Design CPU, start of the top module:
module CPU(
    input Clock,
    input Reset,
    input [15:0] Mem_Data,
	 input SerialValid,
	 input [15:0] SerialDataIn,
	 input [7:0] GamePad,
    output [15:0] Mem_Addr,
    output Mem_Write,
    output [15:0] Data_Out,
	 output [15:0] VGA_Start,
	 output [15:0] VGA_Row,
	 output SerialSend,
	 output SerialRead,
	 output [15:0] SerialDataOut
    );
	 wire [15:0] INS_TO_CPU;
	 wire [4:0] PSR_TO_CPU;
	 wire [3:0] OpCode;
	 wire [3:0] OpExt;
	 wire [3:0] RegIn;
	 wire [3:0] RegA;
	 wire [3:0] RegB;
	 wire [15:0] Immediate;
	 wire [7:0] PCImmediate;
	 wire [1:0] SelALU;
	 wire [15:0] A_to_Mux;
	 wire [15:0] A_to_ALU;
	 wire [15:0] B;
	 wire [15:0] S;
	 wire [15:0] PC_OUT;
	 wire [4:0] ALU_TO_PSR;
	 wire [15:0] Time;
	 CPU_Controller CPU_Control(Clock, Reset, INS_TO_CPU, PSR_TO_CPU, 
											GamePad, SerialDataIn, SerialValid, Time,
											OpCode, OpExt, RegWrite, RegIn, RegA, RegB, 
											Immediate, PCImmediate, SelALU, SelMEM, 
											Mem_Write, PCWrite, PCIncrement, 
											PCReset, IRReset, IRWrite, PSRReset, PSREnable,
											VGAS_R, VGAS_E, VGAR_R, VGAR_E,
											SerialSend, SerialRead);
	 RegFile2 rf(Clock, Reset, RegWrite, RegIn, RegA, RegB, S, A_to_Mux, B);
	 ALUmod brain(A_to_ALU, B, OpCode, S, OpExt, ALU_TO_PSR);
  ...
Settings: LEC_CHECK=0, ABC_AREA=0, CAP_MARGIN=20, CELL_PAD_IN_SITES_GLOBAL_PLACEMENT=0, CORE_MARGIN=2, CORE_UTILIZATION=66, MAX_ROUTING_LAYER=met4, MIN_ROUTING_LAYER=met1, SETUP_SLACK_MARGIN=1.16, SLEW_MARGIN=20, TNS_END_PERCENT=35; clock period 8.51 ns.
run.sh (not shown) runs the stock make flow with config.mk's settings and CLKGATE_MAP_FILE=.
Rerun with:
CELL_PAD_IN_SITES_GLOBAL_PLACEMENT = default   (was 0)
CORE_UTILIZATION = 70   (was 66)
CTS_CLUSTER_DIAMETER = 201   (was default)
CTS_CLUSTER_SIZE = 74   (was default)
MAX_ROUTING_LAYER = default   (was met4)
MIN_ROUTING_LAYER = default   (was met1)
PLACE_DENSITY_LB_ADDON = 0.0   (was default)
SETUP_SLACK_MARGIN = 1.84   (was 1.16)
TNS_END_PERCENT = default   (was 35)
clock period = 6.44 ns   (was 8.51 ns; I/O delays follow)
Effect: This time the run aborted during 5_1_grt with GRT-0116; area after synthesis is unchanged; die size went down by about 5.6%; synthesized cell count is unchanged.
Rerun with:
ABC_AREA = default   (was 0)
CAP_MARGIN = 35   (was 20)
CELL_PAD_IN_SITES_DETAIL_PLACEMENT = 2   (was default)
CORE_MARGIN = 4   (was 2)
CORE_UTILIZATION = 33   (was 70)
CTS_CLUSTER_DIAMETER = 172   (was 201)
CTS_CLUSTER_SIZE = 21   (was 74)
GPL_TIMING_DRIVEN = 0   (was default)
MAX_ROUTING_LAYER = met4   (was default)
PLACE_DENSITY_LB_ADDON = 0.16   (was 0.0)
SETUP_SLACK_MARGIN = default   (was 1.84)
SLEW_MARGIN = 15   (was 20)
clock period = 8.91 ns   (was 6.44 ns; I/O delays follow)
With this change the flow finished with negative setup slack left.
Area after synthesis is unchanged.
Die size rose by 120%.
Synthesized cell count stays the same.
Rerun with:
CAP_MARGIN = 20   (was 35)
CELL_PAD_IN_SITES_DETAIL_PLACEMENT = default   (was 2)
CORE_MARGIN = 2   (was 4)
CORE_UTILIZATION = 65   (was 33)
CTS_CLUSTER_DIAMETER = default   (was 172)
CTS_CLUSTER_SIZE = default   (was 21)
GPL_TIMING_DRIVEN = default   (was 0)
MAX_ROUTING_LAYER = default   (was met4)
PLACE_DENSITY_LB_ADDON = default   (was 0.16)
SETUP_SLACK_MARGIN = 0.9   (was default)
SLEW_MARGIN = 20   (was 15)
TNS_END_PERCENT = 5   (was default)
clock period = 8.62 ns   (was 8.91 ns; I/O delays follow)
With this change the flow ran to the end with no violations.
Count of clock-buffer cells in the layout goes up by 28.
Utilization went up by 38 points.
Register-to-register slack improved by 0.07 ns.
Die area shrinks by well over a third.

========
== onyx ==
CPU again, from the RTL that the note above started with.
clock: 8.51 ns
lec_check: 0
abc_area: 0
cap_margin: 20
cell_pad_in_sites_global_placement: 0
core_margin: 2
core_utilization: 72
cts_cluster_diameter: 35
max_routing_layer: met4
min_routing_layer: met1
place_density_lb_addon: 0.26
setup_slack_margin: 1.16
slew_margin: 20
tns_end_percent: 35
onyx is listed as incomplete: the tool reported an error in global routing (5_1_grt) and the run ended there.
--- input diff onyx..maple ---
Settings: setting CELL_PAD_IN_SITES_DETAIL_PLACEMENT to 2 for the first time; changing CORE_UTILIZATION from 72 to 22; removing CTS_CLUSTER_DIAMETER (formerly 35); removing MAX_ROUTING_LAYER (formerly met4); setting CORE_ASPECT_RATIO to 0.71 for the first time; removing MIN_ROUTING_LAYER (formerly met1); removing SETUP_SLACK_MARGIN (formerly 1.16); changing TNS_END_PERCENT from 35 to 80; removing ABC_AREA (formerly 0); changing SLEW_MARGIN from 20 to 0; setting PLACE_DENSITY to 0.52 for the first time; setting GPL_TIMING_DRIVEN to 0 for the first time; removing PLACE_DENSITY_LB_ADDON (formerly 0.26); changing CAP_MARGIN from 20 to 35; changing CORE_MARGIN from 2 to 3; removing CELL_PAD_IN_SITES_GLOBAL_PLACEMENT (formerly 0); changing the clock period (ns, I/O delays scaled along) from 8.51 to 7.28.
### Flow results
- Nothing crashed in maple and all stages finished; the problem is that the final layout failed, the offending checks being negative setup slack.
- Measured against onyx, the die boundary height of maple comes out at 1.5 times the reference value.
- Between maple and onyx, it is maple whose die outline area is higher, by 230%.
- Row count: maple higher than onyx
- The routability-driven placement congestion ratio in maple sits about 22% below the value recorded for onyx.
- Cell total after placement of maple exceeds that of onyx by more than a quarter.
- Taking onyx as the reference, in maple post-detailed-placement half-perimeter wirelength higher, number of buffers between clock root and the deepest sink roughly the same.

========
CPU again, from the RTL that the note above started with.
Settings: LEC_CHECK=0, ABC_AREA=1, CAP_MARGIN=10, CELL_PAD_IN_SITES_GLOBAL_PLACEMENT=3, CORE_MARGIN=9, CORE_UTILIZATION=21, CTS_CLUSTER_DIAMETER=76, HOLD_SLACK_MARGIN=0.02, MAX_ROUTING_LAYER=met4, MIN_ROUTING_LAYER=met1, SLEW_MARGIN=20, TNS_END_PERCENT=35; clock period 11.7 ns.
The first run completed with no timing, DRC or antenna violations.
Change:
--- a/flow/config.mk
+++ b/flow/config.mk
@@ -9,6 +9,7 @@
 export CAP_MARGIN = 10
+export CELL_PAD_IN_SITES_DETAIL_PLACEMENT = 1
 export CELL_PAD_IN_SITES_GLOBAL_PLACEMENT = 3
 export CORE_MARGIN = 9
-export CORE_UTILIZATION = 21
-export CTS_CLUSTER_DIAMETER = 76
+export CORE_UTILIZATION = 53
+export CTS_CLUSTER_DIAMETER = 51
 export HOLD_SLACK_MARGIN = 0.02
The new run ended with an error in global placement without I/O (3_1_place_gp_skip_io) on GPL-0301; area after synthesis is unchanged; die area is lower by 58%; synthesized cell count does not change.
Change:
==> flow/config.mk (replaced) <==
export PLATFORM = sky130hd
export DESIGN_NAME = CPU
export DESIGN_NICKNAME = CPU
export VERILOG_FILES = /design/flow/design.v
export SDC_FILE = /design/flow/constraint.sdc
export NUM_CORES = 4
export LEC_CHECK = 0
export ABC_AREA = 0
export CAP_MARGIN = 20
export CORE_MARGIN = 2
export CORE_UTILIZATION = 70
export CTS_CLUSTER_DIAMETER = 201
export CTS_CLUSTER_SIZE = 21
export SETUP_SLACK_MARGIN = 1.71
export SLEW_MARGIN = 20
==> flow/constraint.sdc (replaced) <==
create_clock -name core_clock -period 6.44 [get_ports {Clock}]
set_input_delay 1.2880 -clock core_clock [delete_from_list [all_inputs] [get_ports {Clock}]]
set_output_delay 1.2880 -clock core_clock [all_outputs]
set_load 0.01 [all_outputs]
After rerunning: Now the flow failed in global routing (5_1_grt). Synthesized area shrinks by 0.68%. Die area shrinks by 33%. Synthesized cell count shrinks by 24%.
Change:
==> flow/config.mk (replaced) <==
export PLATFORM = sky130hd
export DESIGN_NAME = CPU
export DESIGN_NICKNAME = CPU
export VERILOG_FILES = /design/flow/design.v
export SDC_FILE = /design/flow/constraint.sdc
export NUM_CORES = 4
export LEC_CHECK = 0
export CAP_MARGIN = 20
export CORE_MARGIN = 2
export CORE_UTILIZATION = 61
export SETUP_SLACK_MARGIN = 2.52
export SLEW_MARGIN = 20
==> flow/constraint.sdc (replaced) <==
create_clock -name core_clock -period 9.23 [get_ports {Clock}]
set_input_delay 1.8460 -clock core_clock [delete_from_list [all_inputs] [get_ports {Clock}]]
set_output_delay 1.8460 -clock core_clock [all_outputs]
set_load 0.01 [all_outputs]
Result:
- The new run passed the timing, design-rule and antenna checks
- die size came out higher by 14%
- synthesized area is unchanged
- synthesized cell count does not change

========
Setup of alpha:
Starting RTL as in the previous note.
Settings: LEC_CHECK=0, CAP_MARGIN=15, CELL_PAD_IN_SITES_DETAIL_PLACEMENT=2, CORE_MARGIN=2, CORE_UTILIZATION=40, CTS_CLUSTER_DIAMETER=292, CTS_CLUSTER_SIZE=76, GPL_ROUTABILITY_DRIVEN=0, GPL_TIMING_DRIVEN=0, HOLD_SLACK_MARGIN=-0.01, MAX_ROUTING_LAYER=met4, MIN_ROUTING_LAYER=met1, PLACE_DENSITY_LB_ADDON=0.28, SETUP_SLACK_MARGIN=0.26, SLEW_MARGIN=5; clock period 13.0 ns.
For alpha, the flow was terminated by a tool error in 5_1_grt and produced no final design.
Inputs modified between alpha and beta:
==> flow/config.mk <==
export PLATFORM = sky130hd
export DESIGN_NAME = CPU
export DESIGN_NICKNAME = CPU
export VERILOG_FILES = /design/flow/design.v
export SDC_FILE = /design/flow/constraint.sdc
export NUM_CORES = 4
export LEC_CHECK = 0
export ABC_AREA = 1
export CAP_MARGIN = 0
export CELL_PAD_IN_SITES_GLOBAL_PLACEMENT = 2
export CORE_ASPECT_RATIO = 0.71
export CORE_MARGIN = 2
export CORE_UTILIZATION = 71
export CTS_CLUSTER_DIAMETER = 218
export CTS_CLUSTER_SIZE = 35
export SETUP_SLACK_MARGIN = 0.37
export SLEW_MARGIN = 20
export TNS_END_PERCENT = 15
==> flow/constraint.sdc <==
create_clock -name core_clock -period 11.0 [get_ports {Clock}]
set_input_delay 2.2000 -clock core_clock [delete_from_list [all_inputs] [get_ports {Clock}]]
set_output_delay 2.2000 -clock core_clock [all_outputs]
set_load 0.01 [all_outputs]
==> comparison <==
beta never completed, since it errored out during 3_1_place_gp_skip_io.
beta vs. alpha: share of the core filled by cells before placement picked up an extra 31 points, portion of the post-synthesis area used by sequential elements lost 0.26 points.
In the tables for beta and alpha, cell area after technology mapping reads higher with beta.
Average size of a mapped cell: beta and alpha compared, lower one is beta
Measured against each other, beta and alpha differ in die size, the higher figure coming from alpha.
diff inputs: beta => gamma
==> flow/config.mk <==
export PLATFORM = sky130hd
export DESIGN_NAME = CPU
export DESIGN_NICKNAME = CPU
export VERILOG_FILES = /design/flow/design.v
export SDC_FILE = /design/flow/constraint.sdc
export NUM_CORES = 4
export LEC_CHECK = 0
export CAP_MARGIN = 35
export CORE_MARGIN = 5
export CORE_UTILIZATION = 38
export MAX_ROUTING_LAYER = met4
export PLACE_DENSITY = 0.6
export SLEW_MARGIN = 15
==> flow/constraint.sdc <==
create_clock -name core_clock -period 13.0 [get_ports {Clock}]
set_input_delay 2.6000 -clock core_clock [delete_from_list [all_inputs] [get_ports {Clock}]]
set_output_delay 2.6000 -clock core_clock [all_outputs]
set_load 0.01 [all_outputs]
Notes after the runs:
Both conditions hold for gamma: the flow ran to the end and the final layout passed the timing, design-rule and antenna checks.
Fraction of synthesized area in multiplexers in gamma is 6.4 points above beta.
Area fraction in and, or, nand and nor cells after synthesis in gamma is 14 points below beta.
gamma vs beta: die span in y up by more than half
[gamma] average cell area after synthesis rose about 30% relative to beta
Diff beta and gamma: area share of xor/xnor cells in the synthesized design higher in gamma
STATUS core region area: gamma loses against beta
Taking beta over gamma, the die width ratio works out to 0.853.
Cmp gamma vs beta: die area higher in gamma
[compare] base=beta new=gamma: synthesized area dropped about 0.7%, count of distinct cell types in the synthesized netlist rose by about 70%.
Here is what was changed in the inputs of delta compared with gamma.
--- a/flow/config.mk
+++ b/flow/config.mk
@@ -6,8 +6,14 @@
 export NUM_CORES = 4
 export LEC_CHECK = 0
-export CAP_MARGIN = 35
-export CORE_MARGIN = 5
-export CORE_UTILIZATION = 38
+export ABC_AREA = 0
+export CAP_MARGIN = 20
+export CELL_PAD_IN_SITES_GLOBAL_PLACEMENT = 0
+export CORE_MARGIN = 2
+export CORE_UTILIZATION = 66
+export CTS_CLUSTER_DIAMETER = 29
+export CTS_CLUSTER_SIZE = 85
 export MAX_ROUTING_LAYER = met4
-export PLACE_DENSITY = 0.6
-export SLEW_MARGIN = 15
+export MIN_ROUTING_LAYER = met1
+export SETUP_SLACK_MARGIN = 1.16
+export SLEW_MARGIN = 20
+export TNS_END_PERCENT = 35
==> flow/constraint.sdc <==
create_clock -name core_clock -period 7.09 [get_ports {Clock}]
set_input_delay 1.4180 -clock core_clock [delete_from_list [all_inputs] [get_ports {Clock}]]
set_output_delay 1.4180 -clock core_clock [all_outputs]
set_load 0.01 [all_outputs]
--- outcome ---
Compared delta vs gamma, and worst slack at placement is down in delta.
Number of buffers added by the clock tree synthesis step: delta higher than gamma
From gamma to delta, yosys-reported design area after synthesis did not move at all.
delta against gamma: vertical die dimension went down about 26%, quantity of hold-fixing buffers added after cts held.
The number of buffers inserted by post-CTS setup repair reported for delta is greater than that of gamma by 68.
Re synthesized instance count: no difference whatsoever between gamma and delta.
Die size: delta is under gamma
For delta, the flow was terminated by a tool error in 5_1_grt and produced no final design.
